## north
==> flow/design.v (excerpt) <==
module main(
    input wire clk,
    input wire rst,
    input wire [3:0] sensor,
    input wire [2:0] sw,
    output wire [1:0] servo
    );
For scale: roughly 2,100 cells after synthesis, about 180 flip-flops, ~11 I/O pins.
Settings: LEC_CHECK=0, ABC_AREA=0, CAP_MARGIN=20, CORE_MARGIN=2, CORE_UTILIZATION=72, CTS_CLUSTER_DIAMETER=336, CTS_CLUSTER_SIZE=98, SLEW_MARGIN=20; clock period 6.59 ns.
run.sh (not shown) runs the stock make flow with config.mk's settings and CLKGATE_MAP_FILE=.
Seen in the log of north: GRT-0116 during global routing, after which the run never completed.
--- input diff north..south ---
Settings: CTS_CLUSTER_SIZE no longer set, was 98; ABC_AREA now 1, was 0; CORE_UTILIZATION now 57, was 72; CTS_CLUSTER_DIAMETER no longer set, was 336; the clock period (ns, I/O delays scaled along) now 10.1, was 6.59.
STATUS run=south STAGES=ALL_DONE FINAL_CHECKS=FAILED CAUSE=negative setup slack
Diff north -> south: total of buffers placed on input and output ports essentially unchanged; instance tally after logic synthesis increased 16%; area fraction in compound gates decreased 14 points; number of nets at floorplan increased 343.
north → south: chip area estimate from yosys synthesis moved down, simple-gate portion of the synthesized area moved up, initial standard-cell utilization of the core went down by 15 points.
Input changes introduced in east (baseline for comparison: south):
Settings: a deleted ABC_AREA that had been 1; a change of CORE_UTILIZATION from 57 to 35; a change of the clock period (ns, I/O delays scaled along) from 10.1 to 13.5.
==> comparison <==
east vs. south: wire length of the first global-routing pass went down by 2.8%. east was carried through to the last stage, and its layout satisfied the timing, DRC and antenna checks. The lower fraction of synthesized cell area in xor and xnor cells of east and south is in south. Changes observed in east relative to south: number of logic stages on the critical path including buffering lower.
Here is what was changed in the inputs of west compared with east.
Settings: swapping 35 for 72 in CORE_UTILIZATION; putting ABC_AREA at 1 where nothing was set; putting PLACE_DENSITY_LB_ADDON at 0.04 where nothing was set; swapping 13.5 for 11.5 in the clock period (ns, I/O delays scaled along).
Findings:
From the logs: west reached the end of the flow and failed the layout checks with negative setup slack.
On minimum clock period: between east and west, it ends up higher for west.
Sort east and west by amount of wire on met3 after detailed routing, ascending, and east comes first.
Between east and west, final total negative setup slack is lower for west, east comes in above that.
Any difference in clock slew seen by the registers of the worst setup and hold paths between east and west is small enough to ignore.
Re multi-input combinational cell count: west is about 6% up on east.
west against east: worst hold slack saw an increase; HPWL after detailed placement went down 8.0%; pre-CTS setup slack decreased 0.82 ns; final design instance area without fill went up by about 6.4%.
Here is what was changed in the inputs of middle compared with west.
Settings: setting CTS_CLUSTER_SIZE to 79 for the first time; setting TNS_END_PERCENT to 70 for the first time; changing the clock period (ns, I/O delays scaled along) from 11.5 to 11.4.
- Final checks on middle, whose flow otherwise completed, came back failing, citing negative setup slack.
- Via count normalized by instance count, middle and west: lower on middle
- Compared with west, in middle cell depth of the worst setup path saw an increase; final core area utilization saw a decrease; cell area saw a decrease.
- Between middle and west, the difference in number of nets in the layout is negligible.
- middle contains fewer vias than west.


Starting RTL as in the previous note.
clock: 10.7 ns
lec_check: 0
cap_margin: 35
core_aspect_ratio: 0.6
core_margin: 2
core_utilization: 18
cts_cluster_diameter: 169
gpl_timing_driven: 0
hold_slack_margin: -0.0
max_routing_layer: met4
place_density_lb_addon: 0.27
setup_slack_margin: 2.74
slew_margin: 35
tns_end_percent: 55
The starting point ran to the end with violations: setup timing.
Then changed:
Settings changed: CAP_MARGIN 35 to 20, CORE_ASPECT_RATIO 0.6 to not set, CORE_UTILIZATION 18 to 61, CTS_CLUSTER_DIAMETER 169 to not set, GPL_TIMING_DRIVEN 0 to not set, HOLD_SLACK_MARGIN -0.0 to not set, MAX_ROUTING_LAYER met4 to not set, PLACE_DENSITY_LB_ADDON 0.27 to not set, SETUP_SLACK_MARGIN 2.74 to not set, SLEW_MARGIN 35 to 20, TNS_END_PERCENT 55 to not set.
Clock period 10.7 ns to 10.9 ns, I/O delays scaled along.
- The changed run completed and failed the layout checks on setup timing
- utilization climbs by 59 points
- cell area climbs by 2.9%
- routed wire length drops by 11%
- clock-buffer cell count climbs by 2


main again, from the RTL that the note above started with.
Design main, start of the top module:
module main(
    input wire clk,
    input wire rst,
    input wire [3:0] sensor,
    input wire [2:0] sw,
    output wire [1:0] servo
    );
wire [7:0] Servo_R;
wire [7:0] Servo_L;
wire clk_40MHz;
wire clk_1KHz;
wire clk_100MHz;
wire tick_40MHz;
wire tick_1KHz;
wire [10:0] pid_output, position;
servo_handler my_servo (
    .clk(clk_100MHz),
    .en(tick_1KHz),
    .rst(rst),
    .servo_l(Servo_L),
    .servo_r(Servo_R),
    .pid_output(pid_output)
);       
servo_to_PWM my_PWM(
    .clk(clk_100MHz),
    .rst(rst),
    .servo_L(Servo_L),
    .servo_R(Servo_R),
    .PWM_L(servo[0]),
    .PWM_R(servo[1])
);
clock_managment_unit my_clk(
.clk(clk),
.rst(rst),
.clk_100MHz(clk_100MHz),
.clk_40MHz(clk_40MHz),
.clk_1KHz(clk_1KHz),
.tick_40MHz(tick_40MHz),
.tick_1KHz(tick_1KHz)
);
pid my_pid(
    .kp_sw(sw[0]),
    .ki_sw(sw[1]),
    .kd_sw(sw[2]),
    .clk(clk_100MHz),
    .en(tick_40MHz),
    .rst(rst),
    .position(position),
    .pid_output(pid_output)
);
sensor_handler my_sensors(
    .clk(clk_100MHz),
    .rst(rst),
    .sensors(sensor),
    .position(position)
);
endmodule
clock: 7.57 ns
lec_check: 0
cap_margin: 20
core_margin: 2
core_utilization: 61
cts_cluster_diameter: 65
slew_margin: 20
tns_end_percent: 5
The first run ran to the end with violations: negative setup slack.
==> next run, changes <==
CORE_UTILIZATION = 66   (was 61)
CTS_CLUSTER_DIAMETER = not set   (was 65)
MAX_ROUTING_LAYER = met4   (was not set)
SETUP_SLACK_MARGIN = 2.81   (was not set)
TNS_END_PERCENT = not set   (was 5)
clock period = 10.9 ns   (was 7.57 ns; I/O delays follow)
Outcome:
- The changed run produced a layout that fails on negative setup slack
- maximum frequency went down by a few percent
- critical path depth falls by 5
- core utilization grows by 8.2 points
==> next run, changes <==
ABC_AREA = 1   (was not set)
CORE_UTILIZATION = 72   (was 66)
CTS_CLUSTER_SIZE = 99   (was not set)
MAX_ROUTING_LAYER = not set   (was met4)
SETUP_SLACK_MARGIN = not set   (was 2.81)
clock period = 12.7 ns   (was 10.9 ns; I/O delays follow)
Result:
- This time the run went through all stages and came out clean
- final cell count went down by 3.7%
- sequential share of layout area came out higher by 4.1 points
- wire length goes down by 32%
- worst setup slack improved by 2500 ps
- design area falls by 20%
- maximum frequency rises by 5.8%
==> next run, changes <==
PLACE_DENSITY = 0.36   (was not set)
SETUP_SLACK_MARGIN = -0.5   (was not set)
clock period = 7.53 ns   (was 12.7 ns; I/O delays follow)
With this change the flow failed in 5_1_grt.
Die size is unchanged.
Synthesized cell count does not change.
Synthesized area is unchanged.
==> next run, changes <==
ABC_AREA = not set   (was 1)
CORE_UTILIZATION = 40   (was 72)
CTS_CLUSTER_SIZE = not set   (was 99)
PLACE_DENSITY = not set   (was 0.36)
SETUP_SLACK_MARGIN = not set   (was -0.5)
clock period = 14.0 ns   (was 7.53 ns; I/O delays follow)
=> Now the flow passed the timing, DRC and antenna checks. Die size rises by 82%. Synthesized cell count shrinks by 14%. Synthesized area grows by 2.7%.
